==> branch zinc <==
Design top_coldstorage, start of the top module:
module top_coldstorage(
  input         clk,           
  input         rst_n,         
  output        led_fan,       
  output        led_hum,       
  input         sda_lcd_in,
  output        sda_lcd_oe,
  output        scl_lcd,
  input         rx,
  output        tx
);
==> flow/config.mk <==
export PLATFORM = sky130hd
export DESIGN_NAME = top_coldstorage
export DESIGN_NICKNAME = top_coldstorage
export VERILOG_FILES = /design/flow/design.v
export SDC_FILE = /design/flow/constraint.sdc
export NUM_CORES = 4
export LEC_CHECK = 0
export ABC_AREA = 1
export CAP_MARGIN = 20
export CORE_MARGIN = 2
export CORE_UTILIZATION = 72
export CTS_CLUSTER_SIZE = 47
export PLACE_DENSITY_LB_ADDON = 0.09
export SETUP_SLACK_MARGIN = 0.99
export SLEW_MARGIN = 20
==> flow/constraint.sdc <==
create_clock -name core_clock -period 4.05 [get_ports {clk}]
set_input_delay 0.8100 -clock core_clock [delete_from_list [all_inputs] [get_ports {clk}]]
set_output_delay 0.8100 -clock core_clock [all_outputs]
set_load 0.01 [all_outputs]
run.sh (not shown) runs the stock make flow with config.mk's settings and CLKGATE_MAP_FILE=.
==> inputs of branch tundra, as changes to branch zinc <==
--- a/flow/config.mk
+++ b/flow/config.mk
@@ -9,7 +9,10 @@
 export CAP_MARGIN = 20
+export CORE_ASPECT_RATIO = 0.73
 export CORE_MARGIN = 2
 export CORE_UTILIZATION = 72
-export CTS_CLUSTER_SIZE = 47
-export PLACE_DENSITY_LB_ADDON = 0.09
-export SETUP_SLACK_MARGIN = 0.99
+export CTS_CLUSTER_DIAMETER = 216
+export GPL_ROUTABILITY_DRIVEN = 1
+export GPL_TIMING_DRIVEN = 1
+export PLACE_DENSITY = 0.4
+export SETUP_SLACK_MARGIN = 0.95
 export SLEW_MARGIN = 20
==> flow/constraint.sdc (replaced) <==
create_clock -name core_clock -period 3.94 [get_ports {clk}]
set_input_delay 0.7880 -clock core_clock [delete_from_list [all_inputs] [get_ports {clk}]]
set_output_delay 0.7880 -clock core_clock [all_outputs]
set_load 0.01 [all_outputs]
==> inputs of branch nickel, as changes to branch zinc <==
--- a/flow/config.mk
+++ b/flow/config.mk
@@ -7,9 +7,5 @@
 export LEC_CHECK = 0
-export ABC_AREA = 1
 export CAP_MARGIN = 20
 export CORE_MARGIN = 2
-export CORE_UTILIZATION = 72
-export CTS_CLUSTER_SIZE = 47
-export PLACE_DENSITY_LB_ADDON = 0.09
-export SETUP_SLACK_MARGIN = 0.99
+export CORE_UTILIZATION = 53
 export SLEW_MARGIN = 20
==> flow/constraint.sdc (replaced) <==
create_clock -name core_clock -period 5.41 [get_ports {clk}]
set_input_delay 1.0820 -clock core_clock [delete_from_list [all_inputs] [get_ports {clk}]]
set_output_delay 1.0820 -clock core_clock [all_outputs]
set_load 0.01 [all_outputs]
==> inputs of branch delta, as changes to branch zinc <==
--- a/flow/config.mk
+++ b/flow/config.mk
@@ -7,3 +7,2 @@
 export LEC_CHECK = 0
-export ABC_AREA = 1
 export CAP_MARGIN = 20
@@ -11,5 +10,4 @@
 export CORE_UTILIZATION = 72
-export CTS_CLUSTER_SIZE = 47
-export PLACE_DENSITY_LB_ADDON = 0.09
-export SETUP_SLACK_MARGIN = 0.99
+export CTS_CLUSTER_DIAMETER = 27
+export SETUP_SLACK_MARGIN = 1.09
 export SLEW_MARGIN = 20
==> flow/constraint.sdc (replaced) <==
create_clock -name core_clock -period 3.66 [get_ports {clk}]
set_input_delay 0.7320 -clock core_clock [delete_from_list [all_inputs] [get_ports {clk}]]
set_output_delay 0.7320 -clock core_clock [all_outputs]
set_load 0.01 [all_outputs]
==> impl_metrics.yaml <==
# implementation run metrics
cells_and_area:
  dominant_cells: "logic gates"
  clockNetworkAreaShare_pct: 12.3
  stdcell_count: 3722
  nNetsFinal: 3198
synthesis:
  ys_cells: 2909
  mux_share_pct: 1.34
  top_cells_by_area: "dfrtp_1, edfxtp_1, dfstp_2"
sta:
  fin_worst_skew_ns: 0.0453
  setup_viol: 21
  period_used_pct: 121
  fin_ws_ns: -0.761
outcome:
  violations: "negative setup slack"
  status: "failed layout checks"
floorplan:
  rows: 71
worst_setup_path:
  crit_family: "XOR/XNOR gates"
  rrSetupSlack_ns: -0.76
pwr:
  pwr-share-comb_pct: 3.2
drt:
  drt_iter0_drc: 4264
  finalWirelength_mm: 98.6
global_route:
  met3_usage_pct: 10.9
min_path:
  hold_class: "in -> async"
[end of results for branch delta]
==> impl_metrics.yaml <==
# implementation run metrics
pwr:
  pwr-share-comb_pct: 12.9
job:
  drv_cap: 1
global_route:
  met3_usage_pct: 6.90
cells_and_area:
  clockNetworkAreaShare_pct: 5.51
  dominant_cells: "flip-flops and latches"
  stdcell_count: 3876
sta:
  setup_viol: 20
  finalMaxSlewViolations: 3
  fin_worst_skew_ns: 0.0223
  fin_ws_ns: -0.722
  period_used_pct: 118
drt:
  finalWirelength_mm: 87.4
  drt_iter0_drc: 3631
min_path:
  hold_class: "in -> async"
worst_setup_path:
  rrSetupSlack_ns: -0.72
  crit_family: "simple AND/OR/NAND/NOR gates"
floorplan:
  rows: 70
synthesis:
  top_cells_by_area: "dfrtp_1, inv_1, edfxtp_1"
  ys_cells: 3214
outcome:
  violations: "max-capacitance violations, max-slew violations, negative setup slack"
  status: "failed layout checks"
[end of results for branch zinc]
==> impl_metrics.yaml <==
# implementation run metrics
synthesis:
  mux_share_pct: 1.34
  top_cells_by_area: "dfrtp_1, edfxtp_1, dfstp_2"
  ys_cells: 2909
outcome:
  status: "no timing/DRC/antenna violations"
sta:
  fin_ws_ns: 0.395
  period_used_pct: 92.7
worst_setup_path:
  rrSetupSlack_ns: 0.40
cells_and_area:
  dominant_cells: "flip-flops and latches"
  nNetsFinal: 2963
global_route:
  met3_usage_pct: 2.98
pwr:
  pwr-share-comb_pct: 4.1
[end of results for branch nickel]
==> impl_metrics.yaml <==
# implementation run metrics
floorplan:
  rows: 60
worst_setup_path:
  crit_family: "simple AND/OR/NAND/NOR gates"
  rrSetupSlack_ns: -0.71
drt:
  drt_iter0_drc: 4057
sta:
  final_hold_viol_count: 0
  fin_worst_skew_ns: 0.0497
  tns_ns: -6.63
  fin_ws_ns: -0.713
  period_used_pct: 118
  setup_viol: 23
outcome:
  status: "failed layout checks"
  violations: "negative setup slack"
cells_and_area:
  stdcell_count: 3897
  dominant_cells: "flip-flops and latches"
  clockNetworkAreaShare_pct: 5.39
  nNetsFinal: 3452
pwr:
  pwr-share-comb_pct: 13.0
min_path:
  hold_class: "reg -> reg"
synthesis:
  ys_cells: 3214
[end of results for branch tundra]
Power is estimated from default activity; no workload was simulated.
